### design/flow/config.mk
export PLATFORM = sky130hd
export DESIGN_NAME = Basys3_Abacus_Top
export DESIGN_NICKNAME = Basys3_Abacus_Top
export VERILOG_FILES = /design/flow/design.v
export SDC_FILE = /design/flow/constraint.sdc
export NUM_CORES = 4
export LEC_CHECK = 0
export ABC_AREA = 1
export CAP_MARGIN = 20
export CORE_ASPECT_RATIO = 0.91
export CORE_MARGIN = 2
export CORE_UTILIZATION = 72
export CTS_CLUSTER_DIAMETER = 42
export PLACE_DENSITY = 0.95
export SETUP_SLACK_MARGIN = -0.28
export SLEW_MARGIN = 20
### design/flow/constraint.sdc
create_clock -name core_clock -period 3.92 [get_ports {clk}]
set_input_delay 0.7840 -clock core_clock [delete_from_list [all_inputs] [get_ports {clk}]]
set_output_delay 0.7840 -clock core_clock [all_outputs]
set_load 0.01 [all_outputs]
### design/flow/design.v
`timescale 1ns / 1ps
module rise_detect(
    input clk,
    input rst,
    input d,
    output rise
);
reg d_q;
always @(posedge clk) begin
    if(rst)
        d_q <= 0;
    else
        d_q <= d;
end
assign rise = d & ~d_q;
endmodule
`timescale 1ns / 1ps
module divider
#(parameter COUNT = 32'd499)
(
	input clk,
    input rst,
    input en,
    output divided_clk
    );
reg [31:0] count;
reg div_temp;
always @(posedge clk) begin
    if(rst) begin
        count <= 0;
        div_temp <= 0;
    end else if(en) begin
        count <= count + 1;
	    if(count == COUNT)
	    begin
	       count <= 0;
	       div_temp <= ~div_temp;
	    end
    end
end 
assign divided_clk = div_temp;
endmodule
`timescale 1ns / 1ps
module eight_bit_counter
#(parameter COUNT = 5)
(
    input wire clk,
    input wire rst,
    input wire tick,
    input wire reset_count,
    output wire rollover,
    output wire [7:0] count_out
);
reg int_rollover;
reg [7:0] int_count;
always @(posedge clk) begin
    if(rst || reset_count) begin
        int_count <= 0;
        int_rollover <= 0;
    end else if(tick) begin
        if(int_count == COUNT) begin
            int_count <= 0;
            int_rollover <= 1;
        end else begin
            int_count <= int_count + 1;
            int_rollover <= 0;
        end
    end 
end
assign rollover = int_rollover;
assign count_out = int_count;
endmodule
`timescale 1ns / 1ps
module bin_to_decimal(
	input [15:0] B,
	output reg [19:0] bcdout
	);
	reg [35:0] z;
	integer i;
always @(*)
  begin
    for(i = 0; i <= 35; i = i+1)
	z[i] = 0;
    z[18:3] = B;  
    repeat(13)
	 begin
	if(z[19:16] > 4)	
		z[19:16] = z[19:16] + 3;
	if(z[23:20] > 4) 	
		z[23:20] = z[23:20] + 3;
	if(z[27:24] > 4) 	
		z[27:24] = z[27:24] + 3;
	if(z[31:28] > 4) 	
		z[31:28] = z[31:28] + 3;
	if(z[35:32] > 4) 	
		z[35:32] = z[35:32] + 3;
	z[35:1] = z[34:0];
    end      
    bcdout = z[35:16]; 
  end         
endmodule
`timescale 1ns / 1ps
module increment_selector(
input selector,
input in_0,
input in_1,
output signal
    );
reg signal_temp;
always @(*) begin
    if(selector) begin
        signal_temp <= in_0;
    end else begin
        signal_temp <= in_1;
    end
end
assign signal = signal_temp;
endmodule
`timescale 1ns / 1ps
module count_time(
input master_clock,
input rst,
input set_time,
input increment_hours,
input increment_minutes,
output [5:0] raw_value_mins,
output [5:0] raw_value_hrs,
output [7:0] hours_bcd,
output [7:0] minutes_bcd,
output [7:0] seconds_bcd
    );
wire minutes_increment;
wire hours_increment;
wire seconds_ticker;
wire minutes_ticker;
wire hours_ticker;
wire [7:0] seconds_raw_value;
wire [7:0] minutes_raw_value;
wire [7:0] hours_raw_value;
wire seconds_tick;
wire minutes_tick;
wire hours_tick;
assign raw_value_hrs = hours_raw_value[5:0];
assign raw_value_mins = minutes_raw_value[5:0];
divider u1(
.clk(master_clock),
.rst(rst),
.en(1'b1),
.divided_clk(seconds_ticker)
);
rise_detect u1_edge(
.clk(master_clock),
.rst(rst),
.d(seconds_ticker),
.rise(seconds_tick)
);
eight_bit_counter #(.COUNT(59)) u2 (
.clk(master_clock),
.rst(rst),
.tick(seconds_tick),
.reset_count(1'b0),
.rollover(minutes_ticker),
.count_out(seconds_raw_value[7:0])
);
increment_selector u3(
.selector(set_time),
.in_0(increment_minutes),
.in_1(minutes_ticker),
.signal(minutes_increment)
);
rise_detect u3_edge(
.clk(master_clock),
.rst(rst),
.d(minutes_increment),
.rise(minutes_tick)
);
eight_bit_counter #(.COUNT(59)) u4 (
.clk(master_clock),
.rst(rst),
.tick(minutes_tick),
.reset_count(1'b0),
.count_out(minutes_raw_value[7:0]),
.rollover(hours_ticker)
);
increment_selector u5(
.selector(set_time),
.in_0(increment_hours),
.in_1(hours_ticker),
.signal(hours_increment)
);
rise_detect u5_edge(
.clk(master_clock),
.rst(rst),
.d(hours_increment),
.rise(hours_tick)
);
eight_bit_counter #(.COUNT(23)) u6 (
.clk(master_clock),
.rst(rst),
.tick(hours_tick),
.reset_count(1'b0),
.rollover(),
.count_out(hours_raw_value)
);
bin_to_decimal u7(
.B(seconds_raw_value[7:0]),
.bcdout(seconds_bcd)
);
bin_to_decimal u8(
.B(minutes_raw_value[7:0]),
.bcdout(minutes_bcd)
);
bin_to_decimal u9(
.B(hours_raw_value[7:0]),
.bcdout(hours_bcd)
);
endmodule
`timescale 1ns / 1ps
module debounce_button(
input clk,
input rst,
input debounce_in,
output debounce_out
    );
wire q_temp1;
wire q_temp2;
wire q_temp3;
wire q_temp3_bar;
wire slow_clk;
wire slow_tick;
assign q_temp3_bar = ~q_temp3;
assign debounce_out = q_temp3_bar & q_temp2;
d_flipflop u1(
.clk(clk),
.rst(rst),
.en(slow_tick),
.D(debounce_in),
.Q(q_temp1)
);
d_flipflop u2(
.clk(clk),
.rst(rst),
.en(slow_tick),
.D(q_temp1),
.Q(q_temp2)
);
d_flipflop u3(
.clk(clk),
.rst(rst),
.en(slow_tick),
.D(q_temp2),
.Q(q_temp3)
);
divider #(.COUNT(32'd15)) u4(
.clk(clk),
.rst(rst),
.en(1'b1),
.divided_clk(slow_clk)
);
rise_detect u4_edge(
.clk(clk),
.rst(rst),
.d(slow_clk),
.rise(slow_tick)
);
endmodule
module d_flipflop(
input clk,
input rst,
input en,
input D,
output reg Q
);
always @(posedge clk)begin
    if(rst)
        Q <= 0;
    else if(en)
        Q <= D;
end
endmodule
`timescale 1ns / 1ps
module set_time(
input master_clk,
input rst,
input change_selection,
input increment_selection,
output reg set_minutes,
output reg set_hours
    );
reg previous_change_selection_state;
reg previous_increment_selection_state;
reg mode;
always @(posedge master_clk) begin
    if(rst) begin
        mode <= 0;
        previous_change_selection_state <= 0;
    end else if(change_selection && !previous_change_selection_state) begin
        mode <= ~mode;
        previous_change_selection_state <= 1;
    end else if (!change_selection && previous_change_selection_state) begin
        mode <= mode;
        previous_change_selection_state <= 0;
    end else begin
        mode <= mode;
        previous_change_selection_state <= previous_change_selection_state;
    end
end
always @(posedge master_clk) begin
    if(rst) begin
        set_minutes <= 0;
        set_hours <= 0;
        previous_increment_selection_state <= 0;
    end else if(increment_selection && (!previous_increment_selection_state)) begin
        if(mode) begin
             set_minutes <= 1;
             set_hours <= 0;         
        end else begin
             set_minutes <= 0;
             set_hours <= 1;   
        end
        previous_increment_selection_state <= 1;
    end else if(!increment_selection && previous_increment_selection_state) begin
        set_minutes <= 0;
        set_hours <= 0; 
        previous_increment_selection_state <= 0;
    end else begin
        set_minutes <= 0;
        set_hours <= 0; 
        previous_increment_selection_state <= previous_increment_selection_state;
    end    
end    
endmodule
`timescale 1ns / 1ps
module stopwatch(
input master_clock,
input rst,
input enable,
input trigger,
input reset,
output [7:0] seconds_bcd,
output [7:0] milliseconds_bcd
    );
reg master_clock_mux;
reg trigger_enable;
reg previous_state;
wire milliseconds_tick;
wire seconds_tick;
wire milliseconds_ticker;
wire seconds_ticker;
wire [7:0] milliseconds_raw_value;
wire [7:0] seconds_raw_value;
always @(posedge master_clock) begin
    if(rst) begin
        trigger_enable <= 0;
        previous_state <= 0;
    end else if(trigger && !previous_state) begin
        trigger_enable <= ~trigger_enable;
        previous_state <= 1;
    end else if (!trigger && previous_state) begin
        trigger_enable <= trigger_enable;
        previous_state <= 0;
    end else begin
        trigger_enable <= trigger_enable;
        previous_state <= previous_state;
    end
end
always @(*) begin
    if(enable && trigger_enable) begin
        master_clock_mux = 1'b1;
    end
    else begin
        master_clock_mux = 1'b0;
    end
end
divider #(.COUNT(32'd4)) u1(
.clk(master_clock),
.rst(rst),
.en(master_clock_mux),
.divided_clk(milliseconds_ticker)
);
rise_detect u1_edge(
.clk(master_clock),
.rst(rst),
.d(milliseconds_ticker),
.rise(milliseconds_tick)
);
eight_bit_counter #(.COUNT(99)) u2 (
.clk(master_clock),
.rst(rst),
.tick(milliseconds_tick),
.reset_count(reset),
.count_out(milliseconds_raw_value[7:0]),
.rollover(seconds_ticker)
);
rise_detect u2_edge(
.clk(master_clock),
.rst(rst),
.d(seconds_ticker),
.rise(seconds_tick)
);
eight_bit_counter #(.COUNT(99)) u3 (
.clk(master_clock),
.rst(rst),
.tick(seconds_tick),
.rollover(),
.reset_count(reset),
.count_out(seconds_raw_value[7:0])
);
bin_to_decimal u4(
.B(milliseconds_raw_value[7:0]),
.bcdout(milliseconds_bcd)
);
bin_to_decimal u5(
.B(seconds_raw_value[7:0]),
.bcdout(seconds_bcd)
);
endmodule
`timescale 1ns / 1ps
module alarm(
input [5:0] alarm_mins,
input [5:0] alarm_hours,
input [5:0] mins_value,
input [5:0] hours_value,
output reg [15:0] flash
    );
always @(*) begin
    if((mins_value == alarm_mins) && (hours_value == alarm_hours)) begin
        flash <= 16'b1111111111111111;
    end else begin
        flash <= 0;
    end
end    
endmodule
`timescale 1ns / 1ps
module converter(
input [1:0] converter_input,
output reg [3:0] converter_output
    );
always @(*) begin
    case(converter_input)
        2'b00 : converter_output <= 4'b0001;
        2'b01 : converter_output <= 4'b0010;
        2'b10 : converter_output <= 4'b0100;
        default : converter_output <= 4'b1000;
    endcase
end   
endmodule
`timescale 1ns / 1ps
module mux
(
input selector,
input [15:0] group0,
input [15:0] group1,
output [15:0] group_out
);
reg [15:0] group_temp;    
assign group_out[15:0] = group_temp[15:0];  
always @(*) begin
    if(selector == 0) begin
        group_temp[15:0] <= group0[15:0];
    end
    else begin
        group_temp[15:0] <= group1[15:0];
    end
end    
endmodule
`timescale 1ns / 1ps
module display_demux(
input [1:0] mode,
input [15:0] clock_module_bcd,
input [15:0] stop_watch_bcd,
input [15:0] set_alarm_bcd,
output reg [15:0] output_bcd
);
always @(*) begin
    case(mode)
        2'b00 : output_bcd <= clock_module_bcd;
        2'b01 : output_bcd <= stop_watch_bcd;
        2'b10 : output_bcd <= clock_module_bcd;
        default : output_bcd <= set_alarm_bcd;
    endcase
end
endmodule
`timescale 1ns / 1ps
module seg7decimal(
	 input [15:0] x,
    input clk,
    input rst,
    input clr,
    output reg [6:0] a_to_g,
    output reg [3:0] an,
    output wire dp 
	 );
wire [1:0] s;	 
reg [3:0] digit;
wire [3:0] aen;
reg [3:0] clkdiv;
assign dp = 1;
assign s = clkdiv[3:2];
assign aen = 4'b1111;  
always @(posedge clk) 
	if (rst) digit <= 4'd0; else
	case(s)
	0:digit <= x[3:0];  
	1:digit <= x[7:4];  
	2:digit <= x[11:8];  
	3:digit <= x[15:12];  
	default:digit <= x[3:0];
	endcase
	always @(*)
case(digit)
0:a_to_g = 7'b1000000; 
1:a_to_g = 7'b1111001; 
2:a_to_g = 7'b0100100; 
3:a_to_g = 7'b0110000; 
4:a_to_g = 7'b0011001; 
5:a_to_g = 7'b0010010; 
6:a_to_g = 7'b0000010; 
7:a_to_g = 7'b1111000; 
8:a_to_g = 7'b0000000; 
9:a_to_g = 7'b0010000; 
'hA:a_to_g = 7'b0111111;  
'hB:a_to_g = 7'b1111111;  
'hC:a_to_g = 7'b1110111;
default: a_to_g = 7'b0000000;  
endcase
always @(*)begin
an=4'b1111;
if(aen[s] == 1)
an[s] = 0;
end
always @(posedge clk) begin
if ( clr == 1 || rst == 1)
clkdiv <= 0;
else
clkdiv <= clkdiv+1;
end
endmodule
`timescale 1ns / 1ps
 module Basys3_Abacus_Top(
	 input clk,
	 input rst,
    input btnC,
    input btnR,
    input btnU,
    input [15:0] sw,
     output [6:0] seg,
     output dp,
     output [3:0] an,
     output [15:0] led
 );
wire[15:0] seven_seg_input;
wire[15:0] clock_module_mux_output;
wire[15:0] joiner;
wire [7:0] hours_bcd;
wire [7:0] minutes_bcd;
wire [7:0] seconds_bcd;
wire [7:0] stopwatch_ms_bcd;
wire [7:0] stopwatch_s_bcd;
wire clock_mode;
wire stop_watch_mode;
wire set_time_mode;
wire set_alarm_mode;
wire set_time_inc_mins;
wire set_time_inc_hours;
wire [5:0] raw_value_mins;
wire [5:0] raw_value_hrs;
wire btnC_debounced;
wire btnU_debounced;
wire btnR_debounced;
debounce_button u_btnc(
.clk(clk),
.rst(rst),
.debounce_in(btnC),
.debounce_out(btnC_debounced)
);
debounce_button u_btnu(
.clk(clk),
.rst(rst),
.debounce_in(btnU),
.debounce_out(btnU_debounced)
);
debounce_button u_btnR(
.clk(clk),
.rst(rst),
.debounce_in(btnR),
.debounce_out(btnR_debounced)
);
converter u_mode(
.converter_input({sw[1],sw[0]}),
.converter_output({set_alarm_mode, set_time_mode, stop_watch_mode, clock_mode})
);
alarm u_alarm(
.alarm_mins(sw[9:4]),
.alarm_hours(sw[15:10]),
.mins_value(raw_value_mins),
.hours_value(raw_value_hrs),
.flash(led)
);
count_time u1(
.master_clock(clk),
.rst(rst),
.set_time(set_time_mode),
.increment_hours(set_time_inc_hours),
.increment_minutes(set_time_inc_mins),
.raw_value_mins(raw_value_mins),
.raw_value_hrs(raw_value_hrs),
.hours_bcd(hours_bcd),
.minutes_bcd(minutes_bcd),
.seconds_bcd(seconds_bcd)
);
mux u2(
.selector(btnC),
.group0({hours_bcd[7:0], minutes_bcd[7:0]}),
.group1(seconds_bcd[7:0]),
.group_out(clock_module_mux_output[15:0])
);
stopwatch u3
(
.master_clock(clk),
.rst(rst),
.enable(stop_watch_mode),
.trigger(btnC_debounced),
.reset(btnR_debounced),
.seconds_bcd(stopwatch_s_bcd),
.milliseconds_bcd(stopwatch_ms_bcd)
);
set_time u_set_time(
.master_clk(clk),
.rst(rst),
.change_selection(btnR_debounced),
.increment_selection(btnU_debounced),
.set_minutes(set_time_inc_mins),
.set_hours(set_time_inc_hours)
    );
display_demux u_display_demux(
.mode({sw[1],sw[0]}),
.clock_module_bcd(clock_module_mux_output),
.stop_watch_bcd({stopwatch_s_bcd, stopwatch_ms_bcd}),
.set_alarm_bcd(16'd0),
.output_bcd(seven_seg_input)
);
seg7decimal u5 (
.x(seven_seg_input[15:0]),
.clk(clk),
.rst(rst),
.clr(1'b0),
.a_to_g(seg),
.an(an),
.dp(dp)
);
endmodule
### design/flow/run.sh
#!/bin/bash
# the make line also repeats each setting of config.mk as NAME=value (left out here)
make -C /OpenROAD-flow-scripts/flow DESIGN_CONFIG=/design/flow/config.mk WORK_HOME=/design/flow/orfs CLKGATE_MAP_FILE= finish
==> notes.md, run 1 <==
Implementation results

The worst slack on hold paths is 0.446 ns. The peak supply drop is 0.637 mV. The global routing usage summed across all routing layers is 0.333.

The number of buffers inserted by port buffering is 45. The repair_antennas step left the layout with diodes totalling 0. The worst register-to-register path depth is 30. The flow ran to the end, but the layout failed its checks. The count of final hold-check violations is 0.

The pre-placement core utilization is 0.740. In this run the tools logged warnings totalling 77. Switching power as a fraction of the total was reported as 0.236. Grouping stages by cell kind, the critical path spends the most delay in simple AND/OR/NAND/NOR gates. The CTS H-tree depth is 1.

The final critical path time including I/O delays and setup is 4.86 ns. The power drawn by the clock network is 2.66 mW. CTS added clock buffers totalling 28. Of the total power, registers draw 0.461. According to the floorplan report, the total die area is 0.0225 mm². The mapped cell area is 0.0154 mm².

The dominant power group is the clock network. The tally of nets with antenna violations remaining after routing is 0. The category of the worst setup path capture point is a register. The clock drives 243 sinks.

The area reported by Yosys stat is 0.0154 mm². The share of flip-flops with an asynchronous set or reset after synthesis is 0. The worst setup path startpoint is u3.u2.int_count[5]$_SDFFE_PP0P_. The final RePlAce weighted congestion is 0.864.

In this run the power spent charging and discharging nets is 1.28 mW. Counting the warning lines in the Yosys log gives 28. At the pin with the least slew margin, the transition time is 1.03 ns. The largest net degree at the start of global routing is 31. Per the timing report, the most critical flop-to-flop path originates at u3.u2.int_count[5]$_SDFFE_PP0P_.

The synthesized netlist cell count is 2263. The data required time at the worst endpoint is 4.41 ns. The hold buffer count at CTS is 0. Ranked by total cell area, the synthesized netlist is headed by sky130_fd_sc_hd__dfxtp_1 (32%), sky130_fd_sc_hd__nand2_1 (12%), sky130_fd_sc_hd__inv_1 (9.0%), sky130_fd_sc_hd__ha_1 (6.6%), sky130_fd_sc_hd__nand3_1 (5.7%). The final worst slack is -0.942 ns. The path with the worst hold slack has its endpoint at u_btnR.u4.count[0]$_SDFF_PP0_.

The worst-path maximum fanout is 8. The number of filler cells placed in the layout is 1086. The beginning of the worst hold path is u_btnR.u4.count[0]$_SDFF_PP0_. The launching element type of the critical path is a register. The first-pass GRT wire length is 63700 µm. The core outline area is 0.0208 mm².

The total length of routed wires is 43300 µm. The post-synthesis share of cell area spent on xor and xnor gates is 0.0411. Per the slew report, the remaining headroom to the max-slew limit stands at 0.304.

The floorplan net count is 2365. TritonCTS built the clock tree. The post-synthesis share of cell area spent on full adders, half adders and majority gates is 0.0660. The cell with the largest stage delay on the worst path is sky130_fd_sc_hd__dfxtp_4. The number of buffers between clock root and the deepest sink is 3. The final worst clock skew is 0.0233 ns.

The capture instance of the worst register-to-register path is seg[3]$_DFF_P_. Across the whole layout, storage elements account for 0.00487 mm². Per report_power, the Sequential row totals 2.51 mW.

The post-CTS clock slew at the launch and capture registers of the worst setup and hold paths is 0.06 ns. For this run, the final setup violation count is recorded as 7. The number of different library cells in the post-synthesis netlist is 58. The share of total power dissipated in combinational logic is 0.051.

Recorded from the global router log, the overflow total was 0. Cell internal power was estimated by the tool at 4.16 mW. In this run, the number of DRC markers left after iteration 0 of detailed routing was 1705. The logic depth of the worst path, buffers included is 30. The average wire length per cell after detail routing is 16.0 µm. Hold analysis shows the worst path with a depth of 1.

The share of the Yosys chip area taken by registers is 0.317. Setup repair after global routing could not meet its margin everywhere. The final max-slew violation count recorded for this run is 0. The commonest register cell is sky130_fd_sc_hd__dfxtp_1. The net count of the finished layout is 2496. The root buffer cell chosen for the clock tree is sky130_fd_sc_hd__clkbuf_16. For the worst-skew pair, the clock arrives at the later sink with an insertion delay of 0.57 ns. The iteration tally of the first detailed-router pass is 19. The number of cells in the yosys synthesis report is 2263. The violated checks flagged are negative setup slack. The synthesis-to-finish area growth is 17.5%. On the worst path, the slowest cell contributes a delay of 0.35 ns. The share of the synthesized area in the top cell type is 0.317. Per the OpenROAD floorplan log, the width of the die is 157 µm. The basic-gate share of the synthesized area counting and, or, nand and nor cells is 0.374. The cell row count is 50. The internal reg-to-reg setup slack is -0.94 ns. The highest clock rate this design can be run at is 0.206 GHz. The power report puts the leakage power at 8.13 nW. The average instance in the mapped netlist occupies 6.79 µm².

The finished layout reports a core utilization of 0.870. The critical path is of the register to register type. The count of library flops with an enable pin is 0.

The final route contains 16208 vias. The arrival time of data at the worst endpoint is listed as 5.35 ns. Dividing the final minimum period by the clock period gives 1.24. Measured against the total synthesized area, the mux share comes to 0.00130. The die height is 143 µm. In the routed design, unresolved DRC markers number 0.

For this design the top-level I/O count stands at 49. The class of the worst hold path is register to register. The tool flagged a number of max-cap violations equal to 0. The most repeated cell in the gate-level netlist after synthesis is sky130_fd_sc_hd__nand2_1. The end point of the critical path is seg[3]$_DFF_P_. The prevailing logic family in the synthesized netlist is simple AND/OR/NAND/NOR gates. For reference, the top cells by count after synthesis are sky130_fd_sc_hd__nand2_1 (491), sky130_fd_sc_hd__inv_1 (367), sky130_fd_sc_hd__dfxtp_1 (243). The share of total power in the clock network is 0.488. The post-detailed-placement half-perimeter wirelength is 25900 µm. The biggest area contributor in the post-synthesis netlist is sky130_fd_sc_hd__dfxtp_1. The area used by multi-input combinational logic is 0.00922 mm².

The number of antenna violations at the first check in global routing is 1. Along the critical path, the tally of buffer and inverter instances is 5. The power density of the placed cells is 302 mW/mm². The via count of the first global-routing pass is 14893. The flip-flop and latch count after synthesis is 243. Per the synthesis report, the AND-OR/OR-AND share of the synthesized area is 0.0902.

The combinational group power is 0.278 mW. Per the detail_route report, vias per standard cell equal 6.00.
-- what timing repair did --
| action | 4_1_cts | 5_1_grt |
|---|---|---|
| buffers inserted | 12 | 13 |
| cloned | 0 | 1 |
| resized | 35 | 51 |
| pin swaps | 25 | 26 |
| endpoints found under the setup margin | 7 | 7 |
-- area by class of cell --
type | count | share of cell area
Multi-Input combinational cell | 1589 | 0.510
Sequential cell | 243 | 0.270
Inverter | 394 | 0.0827
Timing Repair Buffer | 138 | 0.0645
Clock buffer | 36 | 0.0438
Tap cell | 286 | 0.0198
Clock inverter | 15 | 0.00908
-- per-layer routing --
metal  vias up  track usage  routed length (µm)
li1       7570            -                   -
met1      7331        0.376               16100
met2       976        0.616               20600
met3       329       0.0585                4040
met4         2        0.139                2560
met5         -            0                  12
-- through the flow --
| step | instances | area (µm²) | setup TNS, ns | setup slack (ns) | total power, mW |
|---|---|---|---|---|---|
| 6_report | 2701 | 18100 | -6.35 | -0.942 | 5.45 |
| 5_1_grt | 2701 | 18100 | -7.70 | -1.19 | 5.57 |
| 4_1_cts | 2687 | 17800 | -1.90 | -0.279 | 5.40 |
| 3_5_place_dp | 2626 | 16600 | -2.98 | -0.453 | 2.78 |
| 3_3_place_gp | 2626 | 16600 | -1.95 | -0.305 | 2.77 |
| 2_1_floorplan | 2263 | 15500 | -1.77 | -0.262 | 2.69 |
==> run 2: changes to the inputs <==
- ABC_AREA: 1 -> 0
- CELL_PAD_IN_SITES_GLOBAL_PLACEMENT: default -> 1
- CORE_ASPECT_RATIO: 0.91 -> default
- CORE_MARGIN: 2 -> 4
- CORE_UTILIZATION: 72 -> 40
- CTS_CLUSTER_DIAMETER: 42 -> default
- CTS_CLUSTER_SIZE: default -> 72
- GPL_TIMING_DRIVEN: default -> 0
- MIN_ROUTING_LAYER: default -> met2
- PLACE_DENSITY: 0.95 -> default
- SETUP_SLACK_MARGIN: -0.28 -> -0.6
- SLEW_MARGIN: 20 -> 35
- TNS_END_PERCENT: default -> 35
- clock period: 3.92 -> 7.25 ns (I/O delays scaled with it)
==> run 2 against run 1 <==
Compared with the run above:
- the run now finishes clean
- sequential share of layout area decreased by 0.20 points
- clock skew grew 0.0085 ns
- flip-flop count did not move
- total power is 46% lower
- sequential power is 46% lower
- fmax down 30%
- critical endpoint is now seg[6]$_DFF_P_
==> notes.md, run 2 <==
Implementation results

Along the worst hold path, the cell count comes to 1. Per the run report, area growth between synthesis and finish was 12.9%. The run finished with no timing, DRC or antenna violations. The via count of the first global-routing pass is 21232. The detailed router's first-iteration violation count is 2917.

The flow reported a cell area power density of 163 mW/mm². The count of nets after finishing is 2214. Entering global routing, the biggest net connects 16 pins. The iteration tally of the first detailed-router pass is 12. For this design, Yosys synthesis ends with a cell count of 2037. The width of the die is 209 µm. The average via count per standard cell is 7.59. Counting every instance in the synthesized netlist gives 2037. The number of buffers and inverters on the critical path is 4.

The post-synthesis sequential area ratio is 0.302. The ratio of final minimum period to clock period is 0.953. After layout, the setup clock skew is reported as 0.0318 ns. The I/O pin total is 49. The power report attributes to the sequential group a share of 0.457. The cell row count is 73.

The overall die size recorded for this design is 0.0435 mm². By area, the combinational part of the netlist is dominated by simple AND/OR/NAND/NOR gates. In the synthesized netlist, the cells that appear most often are sky130_fd_sc_hd__nor2_1 (318), sky130_fd_sc_hd__dfxtp_1 (243), sky130_fd_sc_hd__nand2_1 (134). For reference, the most critical setup path is categorized as register to register.

The cell family contributing the most delay on the critical path is simple AND/OR/NAND/NOR gates. The DRC violation total left in the routed layout is recorded as 0. Per the post-CTS timing run, clock transition at the registers of the reported paths is 0.07 ns. The total vias in the final route is 20180. The class of the worst hold path is register to register.

The flip-flop cell with the highest count after synthesis is sky130_fd_sc_hd__dfxtp_1. The core region is 0.0397 mm². For the completed layout, the total cell area is recorded as 0.0182 mm². The worst-path maximum fanout is 8. The count of buffers added on input and output ports is 43. The max-slew violation count is 0. Counting the fill cells in the layout gives 4063. The root buffer cell chosen for the clock tree is sky130_fd_sc_hd__clkbuf_16.

Post-synthesis, Yosys gives the total cell area as 0.0161 mm². The count of maximum capacitance violations is 0. The later-pin clock latency in the skew report is 0.60 ns.

The script logs the mean routed wire length per placed instance as 16.2 µm. The synthesized design contains 0 enable-type register cells. The placed instances occupy a cell area of 0.0172 mm². In this run the number of H-tree levels came out at 1. The cell with the largest stage delay on the worst path is sky130_fd_sc_hd__xnor2_1.

The cell that appears most often on the critical path is sky130_fd_sc_hd__ha_1. The category of the worst setup path capture point is a register. For the worst min-delay path, the startpoint reported by OpenROAD is u5.clkdiv[0]$_SDFF_PP0_.

The average cell area after synthesis is 7.90 µm². After synthesis the netlist holds a flip-flop and latch count of 243. The capture instance of the worst register-to-register path is seg[6]$_DFF_P_. The floorplan step records an initial core utilization of 0.405. The count of nets left with antenna violations once routing finished came out at 0. The mux contribution to synthesized area is 0.0290. The worst register-to-register path begins at u3.u2.int_count[6]$_SDFFE_PP0P_. The slew at the pin closest to its max-slew limit is 0.956 ns.

The number of buffers created by CTS is 29. The fraction of power spent switching nets is 0.239. The number of antenna diodes is 0. The smallest clock period supported by the final layout is computed as 6.91 ns.

Of the post-synthesis cell area, the dominant cell type holds 0.302. For this design the static power due to leakage is 6.68 nW. Timing would allow up to 0.145 GHz. The number of antenna violations at the first check in global routing is 0.

The clock sink total is 243. STA puts the critical path data required time at 7.73 ns. By instance count, the leading cell after synthesis is sky130_fd_sc_hd__nor2_1.

The share of total power dissipated in combinational logic is 0.034. The worst setup path startpoint is u3.u2.int_count[6]$_SDFFE_PP0P_. By area the synthesized netlist is led by sky130_fd_sc_hd__dfxtp_1 (30%), sky130_fd_sc_hd__nor2_1 (7.4%), sky130_fd_sc_hd__ha_1 (6.3%), sky130_fd_sc_hd__xor2_1 (6.1%), sky130_fd_sc_hd__xnor2_1 (5.4%). For this run, the slowest stage of the critical path takes 0.62 ns. The relative slew slack is 0.361. The worst setup path is launched from a register.

The power report attributes to the clock group a share of 0.509. The worst slack on hold paths is 0.444 ns. Clock network power for this build is 1.51 mW.

The final timing report counts setup violations totalling 0. The post-synthesis share of cell area spent on xor and xnor gates is 0.122. The peak supply drop is 0.183 mV. Per the final timing report, the hold violations number 0.

Per the synthesis report, the simple-gate share of the synthesized area is 0.277. The wire-length estimate of the detail-placed layout is 30900 µm. Sequential cells consume a total of 1.35 mW. The first-pass GRT wire length is 70700 µm. The number of cells on the worst reg-to-reg path is 28. The global routing usage summed across all routing layers is 0.284. The total of cells resized after clock tree synthesis is 0. The number of buffers between clock root and the deepest sink is 3.

The internal power consumption is 2.25 mW. The dominant power group is the clock network. In this run, post-CTS hold repair placed 0 buffers. The timing report gives the worst reg2reg path a setup slack of 0.34 ns.

The die height is 209 µm. The total of warnings raised by yosys is 28. The logic depth of the worst path, buffers included is 28. The end point of the critical path is seg[6]$_DFF_P_. After clock tree synthesis, the setup repair step added 0 buffers. The clock tree from TritonCTS is yes. The final RePlAce weighted congestion is 0.904. The cell-mix breakdown from Yosys lists the adder-cell area share as 0.0630.

The largest total area in the synthesized netlist belongs to sky130_fd_sc_hd__dfxtp_1. The arrival time at the worst endpoint is 7.39 ns. The wire length recorded after detailed routing is 43100 µm. The netlist uses 101 different library cells. The mapped cell area is 0.0161 mm². The total grt overflow is 0. Per the synthesis report, the AND-OR/OR-AND share of the synthesized area is 0.158. Yosys reported that registers with async set or reset make up 0. The total net switching power is 0.709 mW.

In this run, power in combinational logic comes to 0.101 mW. The path with the worst hold slack has its endpoint at u5.clkdiv[0]$_SDFF_PP0_. The floorplan net count is 2139.

OpenROAD emitted warnings numbering 78.
==> run 2: through the flow <==
stage | std cells | TNS (ns) | utilization | worst slack, ns | total power, mW
finish | 2658 | 0 | 0.457 | 0.341 | 2.96
global route | 2658 | -1.98 | 0.457 | -0.371 | 3.07
CTS | 2658 | 0 | 0.457 | 0.513 | 2.99
detailed placement | 2606 | 0 | 0.433 | 0.547 | 1.48
global placement | 2605 | 0 | 0.432 | 0.652 | 1.48
floorplan | 2037 | 0 | - | 1.56 | 1.44
==> run 2: routing by layer <==
layer	vias up	share of wire	global-route usage	wire [µm]
met5	-	0.0029	0.0512	126
met4	4	0.061	0.0430	2650
met3	425	0.39	0.383	16800
met2	5140	0.55	0.355	23600
met1	7307	0	-	0
li1	7304	-	-	-
==> run 2: final cells by class <==
class,count,area (µm²),share of cell area
Inverter,79,297,0.0163
Sequential cell,243,4860,0.268
Multi-Input combinational cell,1606,10500,0.575
Clock buffer,38,820,0.0451
Timing Repair Buffer,44,438,0.0241
Buffer,109,489,0.0269
Tap cell,525,657,0.0361
Clock inverter,14,151,0.00833
==> run 3: changes to the inputs <==
- ABC_AREA: 0 -> 1
- CELL_PAD_IN_SITES_GLOBAL_PLACEMENT: 1 -> default
- CORE_ASPECT_RATIO: default -> 0.91
- CORE_MARGIN: 4 -> 2
- CORE_UTILIZATION: 40 -> 72
- CTS_CLUSTER_DIAMETER: default -> 42
- CTS_CLUSTER_SIZE: 72 -> default
- GPL_TIMING_DRIVEN: 0 -> default
- MAX_ROUTING_LAYER: default -> met4
- MIN_ROUTING_LAYER: met2 -> default
- PLACE_DENSITY_LB_ADDON: default -> 0.2
- SETUP_SLACK_MARGIN: -0.6 -> 1.13
- SLEW_MARGIN: 35 -> 20
- TNS_END_PERCENT: 35 -> default
- clock period: 7.25 -> 4.76 ns (I/O delays scaled with it)
==> run 3 against run 2 <==
Compared with the run above:
- register-to-register slack worse by 0.26 ns
- clock power up 47%
- highest routed layer is now met4
- largest power group unchanged
- critical endpoint is now seg[3]$_DFF_P_
- critical path depth up 5
- critical path type unchanged
==> notes.md, run 3 <==
Implementation results

Per the post-CTS timing run, clock transition at the registers of the reported paths is 0.07 ns. The first-pass GRT wire length is 59600 µm. Summed over all failing endpoints, the final setup total negative slack is 0 ns. The post-synthesis share of cell area spent on full adders, half adders and majority gates is 0.0660. Switching power as a fraction of the total was reported as 0.237. Yosys reports that the most numerous cell types are sky130_fd_sc_hd__nand2_1 (491), sky130_fd_sc_hd__inv_1 (367), sky130_fd_sc_hd__dfxtp_1 (243). The CTS H-tree depth is 1. The internal portion of the total power is 3.43 mW.

Routability-driven placement finished with a final weighted congestion of 0.898. Per the OpenROAD power report, leakage power amounts to 7.97 nW. The later-pin clock latency in the skew report is 0.56 ns. The total net switching power is 1.06 mW. After synthesis, the cell types taking the most area are sky130_fd_sc_hd__dfxtp_1 (32%), sky130_fd_sc_hd__nand2_1 (12%), sky130_fd_sc_hd__inv_1 (9.0%), sky130_fd_sc_hd__ha_1 (6.6%), sky130_fd_sc_hd__nand3_1 (5.7%). The worst hold path cell count is 1.

The worst slack on hold paths is 0.450 ns. Per the OpenROAD timing report, the critical path contains 33 cells. The basic-gate share of the synthesized area counting and, or, nand and nor cells is 0.374. The global routing met2 resource utilization is 0.570. The worst setup path startpoint is u3.u2.int_count[6]$_SDFFE_PP0P_. Of the total power, registers draw 0.459. Per the post-route antenna check, the number of violating nets is 0.

The share of the core area taken by cells at floorplan is 0.740. The wire length recorded after detailed routing is 38300 µm. Measured against the total synthesized area, the mux share comes to 0.00130. The number of cells in the yosys synthesis report is 2263. The cell depth of the worst flop-to-flop path is 33. The number of antenna violations at the first check in global routing is 0. The post-synthesis share of cell area spent on xor and xnor gates is 0.0411. The capture instance of the worst register-to-register path is seg[3]$_DFF_P_. The prevailing logic family in the synthesized netlist is simple AND/OR/NAND/NOR gates. The average cell area after synthesis is 6.79 µm².

The I/O pin total is 49. In this run, CTS created clock tree buffers numbering 29. Yosys printed 28 warnings.

Dividing the detail-routed wire length by the instance count gives 14.4 µm. Summing over the stages, the warning tally comes to 79. Of the total power, combinational logic draws 0.046. The count of maximum capacitance violations is 0.

The via count of the first global-routing pass was 14128. In this run the standard cell core region covers 0.0208 mm². The arrival time at the worst endpoint is 5.13 ns. The die height is 143 µm. The flow ran to the end and the layout has no timing, DRC or antenna violations.

The global routing report lists combined usage of all routing layers as 0.319. On the final layout, the worst clock skew is 0.0162 ns. In this run, synthesis inferred 0 flip-flops with an integrated enable. The area reported by Yosys stat is 0.0154 mm². The buffer_ports step reported a buffer count of 45. The class of the worst hold path is register to register.

The timing report gives the biggest stage delay along the critical path as 0.36 ns. The script computed a power per unit cell area of 253 mW/mm². The total grt overflow is 0. The most repeated cell in the gate-level netlist after synthesis is sky130_fd_sc_hd__nand2_1.

Setup repair after global routing could not meet its margin everywhere. Looking at the critical path, the highest net fanout was 3. The width of the die is 157 µm. In this design, the largest share of critical-path delay is due to adder cells.

The mapped netlist covers 0.0154 mm². The ratio of final minimum period to clock period is 0.982. The power drawn by the clock network is 2.22 mW. The violation tally recorded at the end of detailed-routing iteration 0 is 1314. Entering global routing, the biggest net connects 35 pins. In this run the most used layer during global routing was met2.

The cell row count is 50. The largest individual stage delay along the critical path comes from the cell sky130_fd_sc_hd__dfxtp_4. The floorplan net count is 2365. The fraction of met1 tracks used by global routing is 0.368. The worst setup path is captured at a register.

Per the synthesis report, the number of distinct cell types is 58. The max-slew violation count is 0. The kind of critical path is register to register.

The final antenna diode tally reported by the flow is 0. The share of the synthesized area in the top cell type is 0.317. Counting flops and latches in the post-synthesis netlist gives 243. The power in sequential cells is 2.06 mW. The chip footprint is 0.0225 mm². In this run the worst setup path terminates at seg[3]$_DFF_P_.

Detailed routing inserted a total of 15201 vias. TritonCTS built the clock tree. The largest part of the power goes to the clock network. The average via count per standard cell is 5.73. The synthesis-to-finish area growth is 15.7%. Per Yosys stat, the portion of area used by sequential elements is 0.317. Per the synthesis report, the AND-OR/OR-AND share of the synthesized area is 0.0902. met3 track demand over resource after global routing is 0.0473. The number of buffers between clock root and the deepest sink is 3. The final critical path time including I/O delays and setup is 4.68 ns.

The synthesis report gives the async set-or-reset register share as 0. Synthesis produced a netlist whose cell count is 2263. The count of final hold-check violations is 0. The upper clock frequency limit is 0.214 GHz.

The endpoint of the worst hold path is u_btnu.u4.count[0]$_SDFF_PP0_. The peak supply drop is 0.328 mV. In this run the critical register-to-register path is launched from u3.u2.int_count[6]$_SDFFE_PP0P_. The count of nets after finishing is 2448.

The flip-flop cell with the highest count after synthesis is sky130_fd_sc_hd__dfxtp_1. The worst setup path is launched from a register. In the log, the iteration count for the first detailed-route pass is 14. The timing report notes that buffer and inverter cells on the critical path total 7. The share of total power dissipated in the clock network is 0.494. The timing report gives the worst reg2reg path a setup slack of 0.08 ns.

Summed over all nets, the half-perimeter wirelength after detailed placement is 24400 µm. For the combinational group, total power comes out at 0.208 mW. The clock sink total is 243. The root buffer selected by CTS is sky130_fd_sc_hd__clkbuf_16. The beginning of the worst hold path is u_btnu.u4.count[0]$_SDFF_PP0_. After detailed routing, the number of remaining DRC violations is 0. Looking at the max-slew report, the worst-margin pin has a slew of 1.10 ns. From the final report, the count of setup violators was given as 0. Looking at area per cell type in the netlist, the leader is sky130_fd_sc_hd__dfxtp_1. The relative slew slack is 0.258. The data required time at the worst endpoint is 5.21 ns.
run 3: area by class of cell:
class / instances / area [µm²]
clock buffer: 37 / 786
clock inverter: 17 / 186
fill: 1226 / 3000
inverter: 394 / 1500
multi-input combinational: 1588 / 9290
sequential: 243 / 4890
tap: 286 / 358
timing repair buffer: 90 / 766
run 3: metrics by stage:
step,setup WS [ns],cell area [µm²],util,power (mW),instances
3_3_place_gp,0.411,16100,0.777,2.28,2561
2_1_floorplan,0.713,15500,-,2.22,2263
5_1_grt,-0.126,17800,0.856,4.61,2655
6_report,0.0833,17800,0.856,4.49,2655
3_5_place_dp,0.205,16100,0.777,2.28,2561
4_1_cts,0.466,17500,0.841,4.47,2643
run 3: timing repair:
item / CTS / global route
endpoints found under the hold margin: 0 / 0
setup endpoints to repair: 23 / 29
hold buffers: 0 / 0
gates resized: 71 / 89
pin swaps: 25 / 29
buffers inserted: 28 / 12
run 3: per-layer routing:
layer | part of all wire | routed length (µm)
met5 | 0 | 0
met4 | 0.038 | 1470
met3 | 0.063 | 2400
met2 | 0.49 | 18800
met1 | 0.41 | 15600
==> run 4: changes to the inputs <==
- CORE_ASPECT_RATIO: 0.91 -> default
- CTS_CLUSTER_DIAMETER: 42 -> default
- MAX_ROUTING_LAYER: met4 -> default
- PLACE_DENSITY_LB_ADDON: 0.2 -> default
- SETUP_SLACK_MARGIN: 1.13 -> default
- clock period: 4.76 -> 7.11 ns (I/O delays scaled with it)
==> run 4 against run 3 <==
Compared with the run above:
- still clean on timing, DRC and antenna
- setup slack better by 1.7 ns
- register-to-register slack better by 1.9 ns
- combinational power shrank 45%
- largest cell class unchanged
- largest power group unchanged
==> notes.md, run 4 <==
Implementation results

In this build the clock could be raised as far as 0.188 GHz. The cell row count is 53. The area recorded from the Yosys report for this design is 0.0154 mm². The timing report notes that buffer and inverter cells on the critical path total 2.

The top cell family by delay on the critical path is simple AND/OR/NAND/NOR gates. The number of buffers inserted by port buffering is 45. The final RePlAce weighted congestion is 0.882.

The worst setup path is captured at a primary output. The relative slew slack is 0.410. STA reports the tightest min-delay check as being of type register to register.

In the post-synthesis netlist, the cell with the most instances is sky130_fd_sc_hd__nand2_1. The average via count per standard cell is 5.42. The hold buffer count at CTS is 0.

According to the timing report, the critical path is launched from sw[11]. The beginning of the worst hold path is u5.clkdiv[0]$_SDFF_PP0_. The synthesis run shows the most used standard cells to be sky130_fd_sc_hd__nand2_1 (491), sky130_fd_sc_hd__inv_1 (367), sky130_fd_sc_hd__dfxtp_1 (243). Following the worst setup path forward leads to its endpoint at led[0].

For this run, the script counts the antenna cells in the layout as 0. Per the OpenROAD floorplan log, the height of the die is 150 µm. Per the post-synthesis report, the number of cells in the design is 2263.

The number of setup buffers added after CTS is 0. The post-synthesis share of cell area spent on full adders, half adders and majority gates is 0.0660. Per the run summary, max-cap violations total 0.

The flip-flop cell with the highest count after synthesis is sky130_fd_sc_hd__dfxtp_1. The flip-flop and latch count after synthesis is 243. The final worst slack is 1.80 ns. The pre-antenna-repair detailed-routing pass consisted of 5 iterations. The end-of-flow timing check tallies setup violations at 0. The internal reg-to-reg setup slack is 1.99 ns. The endpoint of the worst hold path is u5.clkdiv[0]$_SDFF_PP0_.

The most area-hungry cell type in the Yosys netlist is sky130_fd_sc_hd__dfxtp_1. The script logs the mean routed wire length per placed instance as 12.3 µm. The final layout contains routed wiring with a total length of 32000 µm.

The run finished with no timing, DRC or antenna violations. The number of antenna violations at the first check in global routing came to 0. Setup repair after global routing left no endpoint under its margin. The width of the die is 150 µm.

The largest single stage delay on the critical path is 0.68 ns. Per the synthesis report, the XOR/XNOR share of the synthesized area is 0.0411. Pins over their slew limit in the final report were tallied at 0.

Per the synthesis report, the AND-OR/OR-AND share of the synthesized area is 0.0902. For the clock group, total power comes out at 1.52 mW. Counting every sink on the clock net gives 243. Per the timing report, the most critical flop-to-flop path originates at u3.u2.int_count[5]$_SDFFE_PP0P_.

The power report attributes to the combinational group a share of 0.038. The kind of critical path is primary input to primary output. The global routing usage summed across all routing layers is 0.283.

The number of buffers between clock root and the deepest sink is 3. The count of library flops with an enable pin is 0. By area, the combinational part of the netlist is dominated by simple AND/OR/NAND/NOR gates. The share of flip-flops with an asynchronous set or reset after synthesis is 0.

The via count of the first global-routing pass is 13088. The number of different library cells in the post-synthesis netlist is 58. The fraction of power spent switching nets is 0.213. The chip occupies 0.0225 mm². The area fraction of the largest cell type after synthesis is 0.317. The transition time recorded at the tightest slew-check pin is 0.882 ns. The slowest stage of the critical path belongs to the cell sky130_fd_sc_hd__clkdlybuf4s50_1. The arrival time at the worst endpoint is 3.89 ns. The detailed router's first-iteration violation count is 756.

Of the total synthesized cell area, the portion taken by AND, OR, NAND and NOR gates is 0.374. The leakage power total is 7.72 nW. The clock tree from TritonCTS is yes. The flow measured a signed area growth from synthesis to layout of 10.4%. Once detailed placement completed, the half-perimeter wirelength came to 23200 µm. Subtracting the final worst setup slack from the clock period gives 5.31 ns. In this run the count of I/O pins placed on the die edge is 49. The mapped cell area is 0.0154 mm². The worst setup path is launched from a primary input. The part of the power in registers is 0.458.

The core region is 0.0210 mm². The peak supply drop is 0.353 mV. The number of buffers created by CTS is 26. The critical path maximum fanout is 16. Summing internal, switching and leakage power gives 3.02 mW.

CTS placed an instance of sky130_fd_sc_hd__clkbuf_16 at the clock tree root. Yosys reports the multiplexer fraction of the synthesized area as 0.00130. The final timing report lists clock skew as 0.0103 ns. The total of warnings raised by yosys is 28.

Of the total power, the clock network draws 0.504. The dominant power group is the clock network. The first global-routing pass estimated 55000 µm of wire. Measured in cells, the most critical reg-to-reg path has a length of 32. The total vias in the final route is 14076. The floorplan net count is 2365. The script extracted a net switching power of 0.643 mW. The post-route utilization of the core is recorded as 0.810. The final routed DRC violation total is 0.

For this configuration, the core starts out at a cell density of 0.733. The detail route stage leaves a number of antenna-violating nets equal to 0. The filler cells instantiated in the layout total 1519. The average cell area after synthesis is 6.79 µm². The CTS H-tree depth is 1.

Adding up every negative setup slack in the final design gives 0 ns. The later-pin clock latency in the skew report is 0.53 ns. The setup slack after placement is 1.73 ns. The number of cells in the yosys synthesis report is 2263. The OpenROAD warning count is 78. The critical path runs through a total of 6 cells.

Combinational cells consume a total of 0.114 mW. Hold-check failures listed in the final report amount to 0. The post-synthesis sequential area ratio is 0.317. In the CTS report, the clock slew at the register clock pins of the worst setup and hold paths is listed as 0.07 ns. For this run, the post-layout net count is 2404. In the finished design, the share of the clock period the worst path needs comes to 0.747. For this run the aggregate overflow at the end of global routing stands at 0. The power in sequential cells is 1.38 mW. Along the worst hold path, the cell count comes to 1. Yosys attributes the largest share of cell area to sky130_fd_sc_hd__dfxtp_1 (32%), sky130_fd_sc_hd__nand2_1 (12%), sky130_fd_sc_hd__inv_1 (9.0%), sky130_fd_sc_hd__ha_1 (6.6%), sky130_fd_sc_hd__nand3_1 (5.7%). The data required time at the worst endpoint is 5.69 ns. The power density of the placed cells is 178 mW/mm². The report lists the cells along the critical path as clkdlybuf4s50_1 -> xor2_1 -> nor4_1 -> nand3_1 -> nor2_1 -> clkdlybuf4s50_1.

The internal portion of the total power is 2.37 mW. The most frequent cell on the critical path is sky130_fd_sc_hd__clkdlybuf4s50_1. Entering global routing, the biggest net connects 36 pins. For the worst reg-to-reg path, the endpoint reported by OpenROAD is seg[3]$_DFF_P_.

The number of gates resized after CTS was 0.
[run 4: layer usage]
metal / share of wire / vias to the layer above / wire length (µm) / GRT usage
met2: 0.50 / 270 / 16100 / 0.531
met5: 0 / - / 0 / 0
met1: 0.44 / 6379 / 14100 / 0.346
met4: 0.014 / 0 / 448 / 0.0656
met3: 0.041 / 41 / 1320 / 0.0333
li1: - / 7386 / - / -
[run 4: area by class of cell]
class | instances | area (µm²) | area share
Clock inverter | 17 | 251 | 0.0148
Inverter | 394 | 1480 | 0.0874
Multi-Input combinational cell | 1588 | 8810 | 0.519
Sequential cell | 243 | 4860 | 0.287
Timing Repair Buffer | 49 | 480 | 0.0283
Tap cell | 275 | 344 | 0.0203
Clock buffer | 31 | 731 | 0.0431
[run 4: metrics by stage]
step           hold WS [ns]  cell area [µm²]  instances
2_1_floorplan         0.402            15400       2263
3_3_place_gp          0.417            16000       2549
3_5_place_dp          0.432            16000       2549
4_1_cts               0.445            17000       2597
5_1_grt               0.465            17000       2597
6_report              0.443            17000       2597
==> run 5: changes to the inputs <==
- ABC_AREA: 1 -> default
- CORE_UTILIZATION: 72 -> 59
- SETUP_SLACK_MARGIN: default -> 2.22
- clock period: 7.11 -> 8.66 ns (I/O delays scaled with it)
==> run 5 against run 4 <==
Compared with the run above:
- total power decreased by 19%
- worst hold slack got worse by 0.0082 ns
- largest power group unchanged
- still clean on timing, DRC and antenna
- sequential share of layout area decreased by 0.93 points
- highest routed layer unchanged
- synthesized cell count decreased by 10%
- clock power decreased by 19%
- via count decreased by 0.76%
- critical path depth increased by 24
- global-route usage decreased by 3.9 points
- utilization decreased by 16 points
- synthesized area increased by 4.7%
==> notes.md, run 5 <==
Implementation results

The largest net degree at the start of global routing is 60. The average cell area after synthesis is 7.90 µm². The clock period could shrink to 6.13 ns. OpenSTA lists the critical path startpoint as u3.u2.int_count[6]$_SDFFE_PP0P_. The post-synthesis share of cell area spent on xor and xnor gates is 0.122. The delay of the slowest critical-path stage is 0.53 ns.

The final worst clock skew is 0.0206 ns. The run finished with no timing, DRC or antenna violations. The most critical setup path has its endpoint at seg[1]$_DFF_P_. In this run the tightest slew margin relative to its limit is 0.353. The data required time reported for the critical path is 9.12 ns. On the critical path, the stage with the largest delay is an instance of sky130_fd_sc_hd__or4_1.

Counting every instance in the synthesized netlist gives 2037. The pre-placement core utilization is 0.599. The worst-path maximum fanout is 8. The floorplan net count is 2139. The number of filler cells placed in the layout is 2386.

The power drawn by the clock network is 1.23 mW. The die covers 0.0286 mm². The post-CTS clock slew at the launch and capture registers of the worst setup and hold paths is 0.06 ns. Per the OpenROAD floorplan log, the area of the core is 0.0269 mm². The post-synthesis share of cell area spent on and-or and or-and gates is 0.158. The min-delay analysis places its worst path in the category register to register. According to the I/O placement log, the pin count is 49. The cell row count is 60.

Across all stage logs, warnings added up to 79. The power report lists cell-internal power as 1.92 mW. Summed over all nets, the switching power comes to 0.515 mW. The die height is 169 µm. The synthesized netlist has a Yosys-reported chip area of 0.0161 mm². The iteration tally of the first detailed-router pass is 5.

The kind of critical path is register to register. The post-synthesis sequential area ratio is 0.302. Counting along the longest clock path gives a buffer depth of 3.

RePlAce ended its routability-driven mode at a weighted congestion of 0.869. For this run, the post-layout net count is 2110. The tally of non-filler cells in the final layout is 2370. In this run the number of cells on the critical path is 30.

The worst register-to-register path depth is 30. The total instance count after detailed placement is 2319. In this run the maximum-capacitance check reported violations numbering 0.

TritonCTS built the clock tree. In this run, power in flip-flops and latches comes to 1.13 mW. The count of final hold-check violations is 0. The pin closest to its max-slew limit shows a slew of 0.969 ns.

Among cell families on the critical path, the largest total delay comes from simple AND/OR/NAND/NOR gates. The peak supply drop is 0.183 mV. TritonCTS created 27 clock buffers. The total of warnings raised by yosys is 28. The met2 routed wirelength is 16500 µm. The number of cells in the yosys synthesis report is 2037. At the worst endpoint, the arrival time is 6.59 ns. Of the post-synthesis cell area, the dominant cell type holds 0.302. For this block, the via count after detailed routing is 13969. The first global-routing pass estimated 60700 µm of wire. In the hold timing report, the worst path depth is 1. TritonRoute reported its final design rule violation total as 0. In the final routing, the length of wire on met1 measures 16500 µm. Counting both buffers and inverters, the worst setup path holds a total of 4.

The later-pin clock latency in the skew report is 0.54 ns. sky130_fd_sc_hd__dfxtp_1 takes more of the synthesized area than any other cell. After routing, the total negative slack on setup checks comes to 0 ns. The share of total power in the clock network is 0.505. The final worst slack is 2.53 ns. Signal nets in the final route climb as high as met4. In the synthesized netlist the async set-or-reset flop fraction comes to 0. The category of the worst setup path capture point is a register. The beginning of the worst hold path is u5.clkdiv[0]$_SDFF_PP0_. Per the detail_route report, vias per standard cell equal 5.89. The clock sink total is 243. The number of antenna diodes is 0. The portion of total power attributed to combinational logic is 0.030.

The root buffer cell chosen for the clock tree is sky130_fd_sc_hd__clkbuf_16. The launching element type of the critical path is a register. The power report attributes to the sequential group a share of 0.465.

Summing all flip-flop and latch instances after layout gives 0.00487 mm². The design draws 2.43 mW. The hold buffer count at CTS is 0. The capture point of the worst register-to-register path is recorded as seg[1]$_DFF_P_. The internal reg-to-reg setup slack is 2.53 ns. The dominant power group is the clock network. In this run the remaining antenna-violating nets after routing total 0. After detailed routing, the met3 layer carries 1350 µm of wire.

The width of the die is 169 µm. The wire length recorded after detailed routing is 35100 µm. By instance count, the leading cell after synthesis is sky130_fd_sc_hd__nor2_1. After detailed routing, the average wire length per cell comes to 14.8 µm. Final hold analysis gives a worst-case slack of 0.435 ns. Among all flip-flop cells after synthesis, the most frequent one is sky130_fd_sc_hd__dfxtp_1. The area growth from synthesis to layout is 9.04%.

The last timing report of the flow puts the setup violation total at 0. Setup repair after global routing could not meet its margin everywhere. In the post-synthesis netlist, the biggest area contributors are sky130_fd_sc_hd__dfxtp_1 (30%), sky130_fd_sc_hd__nor2_1 (7.4%), sky130_fd_sc_hd__ha_1 (6.3%), sky130_fd_sc_hd__xor2_1 (6.1%), sky130_fd_sc_hd__xnor2_1 (5.4%). The combinational group power is 0.0731 mW.

Among the stages of the critical path, the cell type that occurs most often is sky130_fd_sc_hd__ha_1. The flip-flop and latch count after synthesis is 243. Overall routing resource usage recorded by global route was 0.245. Per the CTS log, the maximum H-tree level is 1. The detailed router's first-iteration violation count is 893. The ratio of final minimum period to clock period is 0.708.

Sorting the synthesized cells by how often they occur yields sky130_fd_sc_hd__nor2_1 (318), sky130_fd_sc_hd__dfxtp_1 (243), sky130_fd_sc_hd__nand2_1 (134). Yosys mapped a number of flops with a built-in enable equal to 0. Setup slack on the worst path after placement came out at 2.28 ns. The leakage power total is 6.49 nW. The via count of the first global-routing pass is 13124. The path with the worst hold slack has its endpoint at u5.clkdiv[0]$_SDFF_PP0_. The mapped cell area is 0.0161 mm². The post-synthesis share of cell area spent on full adders, half adders and majority gates is 0.0630. Switching power as a fraction of the total was reported as 0.212. Counting distinct cell types in the post-synthesis netlist gives 101. The area used by multi-input combinational logic is 0.0105 mm². The mux contribution to synthesized area is 0.0290. In this build the clock could be raised as far as 0.163 GHz. The number of buffers inserted by port buffering is 45. Of the combinational cells, the family taking the most area is simple AND/OR/NAND/NOR gates. The post-detailed-placement half-perimeter wirelength is 25100 µm. The total grt overflow is 0. The final timing report lists a max-slew violation count of 0. The power density of the placed cells is 139 mW/mm². The number of antenna violations at the first check in global routing is 0. The start of the worst register-to-register path is u3.u2.int_count[6]$_SDFFE_PP0P_. Per the synthesis report, the simple-gate share of the synthesized area is 0.277.
==> run 5: stage by stage <==
step	util	cell area, µm²
4_1_cts	0.651	17500
2_1_floorplan	-	16100
5_1_grt	0.653	17500
3_3_place_gp	0.614	16500
3_5_place_dp	0.614	16500
6_report	0.653	17500
==> run 5: layout make-up <==
type,count,share of cell area
Clock buffer,34,0.0429
Clock inverter,16,0.0126
Inverter,79,0.0169
Multi-Input combinational cell,1606,0.598
Sequential cell,243,0.277
Tap cell,341,0.0243
Timing Repair Buffer,51,0.0280
==> run 5: layer usage <==
metal / vias up / global-route usage
met4: 0 / 0.0628
met2: 251 / 0.424
met3: 55 / 0.0319
met5: - / 0
li1: 7174 / -
met1: 6489 / 0.322
==> run 5: timing repair <==
item	4_1_cts	5_1_grt
setup buffers	0	1
setup endpoints to repair	0	7
resized	0	8
==> run 6: changes to the inputs <==
- ABC_AREA: default -> 1
- CAP_MARGIN: 20 -> 35
- CORE_ASPECT_RATIO: default -> 0.79
- CORE_MARGIN: 2 -> 5
- CORE_UTILIZATION: 59 -> 57
- CTS_CLUSTER_SIZE: default -> 19
- MIN_ROUTING_LAYER: default -> met2
- PLACE_DENSITY_LB_ADDON: default -> 0.07
- SETUP_SLACK_MARGIN: 2.22 -> default
- SLEW_MARGIN: 20 -> 30
- clock period: 8.66 -> 10.0 ns (I/O delays scaled with it)
==> run 6 against run 5 <==
Compared with the run above:
- critical endpoint is now led[11]
- sequential share of layout area grew 0.94 points
- worst hold slack improved by 0.0031 ns
- sequential power decreased by about 10%
- critical path type is now primary input to primary output
- clock power shrank about 20%
- die area grew 6.1%
- wire length is 6.9% lower
- flip-flop count is the same
- clock skew rose by 0.0032 ns
- final cell count up 13%
==> notes.md, run 6 <==
Implementation results

The most repeated cell in the gate-level netlist after synthesis is sky130_fd_sc_hd__nand2_1. STA classifies the critical path endpoint as a primary output. Warnings raised by the tools during the run amount to 76. The endpoint of the worst hold path is u5.clkdiv[0]$_SDFF_PP0_. The core outline area is 0.0266 mm². STA puts the critical path data arrival time at 4.24 ns.

The iteration tally of the first detailed-router pass is 7. For this design the total switching power over the nets is 0.473 mW. The total grt overflow is 0.

The synthesized netlist has a Yosys-reported chip area of 0.0154 mm². The count of maximum capacitance violations is 0. Measured along the y axis, the die boundary spans 156 µm. By count the netlist is led by sky130_fd_sc_hd__nand2_1 (491), sky130_fd_sc_hd__inv_1 (367), sky130_fd_sc_hd__dfxtp_1 (243). The final RePlAce weighted congestion is 0.866. The number of buffers and inverters on the critical path is 2. The fraction of power spent switching nets is 0.230. In the CTS report, the clock slew at the register clock pins of the worst setup and hold paths is listed as 0.07 ns. The average instance in the mapped netlist occupies 6.79 µm². The clock sink total is 243. The launch point of the worst min-delay path is recorded as u5.clkdiv[0]$_SDFF_PP0_. The final worst clock skew is 0.0238 ns.

By area, the combinational part of the netlist is dominated by simple AND/OR/NAND/NOR gates. Dividing the detail-routed wire length by the instance count gives 12.2 µm. Per STA, the startpoint of the critical path is sw[11].

According to the hold report, the worst path is of the register to register type. Counting flops with a built-in enable in the synthesized netlist gives 0. The internal reg-to-reg setup slack is 4.77 ns. The number of endpoints failing setup at the final stage is 0. Per Yosys stat, the portion of area used by sequential elements is 0.317. The post-synthesis share of cell area spent on and-or and or-and gates is 0.0902. The basic-gate share of the synthesized area counting and, or, nand and nor cells is 0.374. The share of flip-flops with an asynchronous set or reset after synthesis is 0. The post-synthesis share of cell area spent on xor and xnor gates is 0.0411.

Measured along the x axis, the die boundary spans 195 µm. The timing report shows the most common cell along the critical path to be sky130_fd_sc_hd__clkdlybuf4s50_1. For the worst reg-to-reg path, the startpoint reported by OpenROAD is u3.u2.int_count[5]$_SDFFE_PP0P_.

The clock tree from TritonCTS is yes. The cell family contributing the most delay on the critical path is buffers and inverters. In the finished design, the share of the clock period the worst path needs comes to 0.624.

The most area-hungry cell type in the Yosys netlist is sky130_fd_sc_hd__dfxtp_1. The post-synthesis share of cell area spent on full adders, half adders and majority gates is 0.0660. Per the detail_route report, DRC violations left total 0. The total of cells resized after clock tree synthesis is 0. The report lists the cells along the critical path as clkdlybuf4s50_1 -> xor2_1 -> nor4_1 -> nand3_1 -> nor2_1 -> clkdlybuf4s50_1. The gate-level netlist out of Yosys references 58 unique cell types. Among all stages on the critical path, the maximum delay recorded is 0.68 ns.

Summed over all sequential cells, the power is 0.983 mW. The dominant power group is the clock network. Per the timing report, the biggest fanout along the worst path comes to 16.

The synthesis-to-finish area growth is 10.4%. The power report attributes to the clock group a share of 0.481. The smallest clock period supported by the final layout is computed as 6.24 ns.

The internal power consumption is 1.58 mW. Per the synth stats, the flop cell with the highest instance count is sky130_fd_sc_hd__dfxtp_1. The logic depth of the worst path, buffers included is 6. The initial utilization of the core area, before any placement, comes to 0.578. Yosys stat counts 2263 cells in the synthesized netlist. Summing over every cut layer, the via total after detailed routing is 19581. The synthesis report lists the most area-consuming cells as sky130_fd_sc_hd__dfxtp_1 (32%), sky130_fd_sc_hd__nand2_1 (12%), sky130_fd_sc_hd__inv_1 (9.0%), sky130_fd_sc_hd__ha_1 (6.6%), sky130_fd_sc_hd__nand3_1 (5.7%). The launching element type of the critical path is a primary input.

The number of setup buffers added after CTS is 0. Fill cells in the final layout number 2431. The first-pass GRT wire length is 55300 µm. The global routing usage summed across all routing layers is 0.309. The script computed a power per unit cell area of 121 mW/mm². The data required time at the worst endpoint is 8.00 ns. The number of antenna violations at the first check in global routing is 0.

Per the CTS log, the maximum H-tree level is 1. The cell row count is 53. The power report attributes to the combinational group a share of 0.041. In this run the VDD rail shows a maximum IR drop of 0.127 mV. Summed over all combinational cells, the power is 0.0843 mW.

The total length of routed wires is 32700 µm. For the worst-skew pair, the clock arrives at the later sink with an insertion delay of 0.55 ns. Setup repair after global routing left no endpoint under its margin. The total of warnings raised by yosys is 28. The share of the synthesized area in the top cell type is 0.317. Per the post-route antenna check, the number of violating nets is 0. The area used by multi-input combinational logic is 0.00881 mm². In the routed layout, each cell is associated on average with a via count of 7.31. The count of nets after finishing is 2405. The root buffer cell chosen for the clock tree is sky130_fd_sc_hd__clkbuf_16. The footprint of the flip-flops and latches is 0.00486 mm². The final total power is 2.06 mW. The slew at the pin closest to its max-slew limit is 0.913 ns.

The hold buffer count at CTS is 0. The longest clock path from root to sink contains 3 buffers. The capture instance of the worst register-to-register path is seg[3]$_DFF_P_.

The via count of the first global-routing pass is 19702. The power drawn by the clock network is 0.989 mW. The max-slew violation count is 0. The flow ran to the end and the layout has no timing, DRC or antenna violations. The end point of the critical path is led[11]. The count of final hold-check violations is 0. In the final timing run, aggregate negative setup slack is 0 ns. In this run the count of I/O pins placed on the die edge is 49. The worst hold path cell count is 1. The mux contribution to synthesized area is 0.00130.

The net count after synthesis is 2365. The upper clock frequency limit is 0.160 GHz. The power report attributes to the sequential group a share of 0.478.

For this block, the initial DRC count from the detailed router was 2872. The kind of critical path is primary input to primary output. The mapped cell area is 0.0154 mm². The relative slew slack is 0.391. Detailed placement finished with a half-perimeter wire length of 23700 µm. The cell depth of the worst flop-to-flop path is 32. In this run the tool buffered the top-level ports with 45 buffer cells. The leakage power total is 7.68 nW.

The flip-flop and latch count after synthesis is 243. The chip footprint is 0.0304 mm². Among all stages on the critical path, the largest delay is contributed by sky130_fd_sc_hd__clkdlybuf4s50_1. The synthesized netlist cell count is 2263. The number of buffers created by CTS is 26. Entering global routing, the biggest net connects 36 pins.
[run 6: metrics by stage]
stage | worst slack, ns | hold WS [ns] | area, µm² | utilization | cells
2_1_floorplan | 4.64 | 0.402 | 15400 | - | 2263
3_3_place_gp | 3.75 | 0.416 | 16100 | 0.605 | 2631
3_5_place_dp | 3.71 | 0.424 | 16100 | 0.605 | 2632
4_1_cts | 3.71 | 0.439 | 17000 | 0.638 | 2678
5_1_grt | 3.41 | 0.466 | 17000 | 0.638 | 2678
6_report | 3.76 | 0.438 | 17000 | 0.638 | 2680
[run 6: area by class of cell]
class / instances / share of cell area
inverters: 394 / 0.0875
clock buffers: 32 / 0.0409
well taps: 357 / 0.0263
diodes: 2 / 0.000295
flip-flops and latches: 243 / 0.287
repair buffers: 50 / 0.0287
multi-input cells: 1588 / 0.519
clock inverters: 14 / 0.0104
[run 6: layer usage]
metal / GRT usage / wire, µm / vias up
met5: 0.0525 / 60 / -
met4: 0.0356 / 1770 / 4
met3: 0.459 / 13600 / 313
met2: 0.357 / 17300 / 4624
met1: - / 0 / 7321
li1: - / - / 7319
Power is estimated from default activity; no workload was simulated.
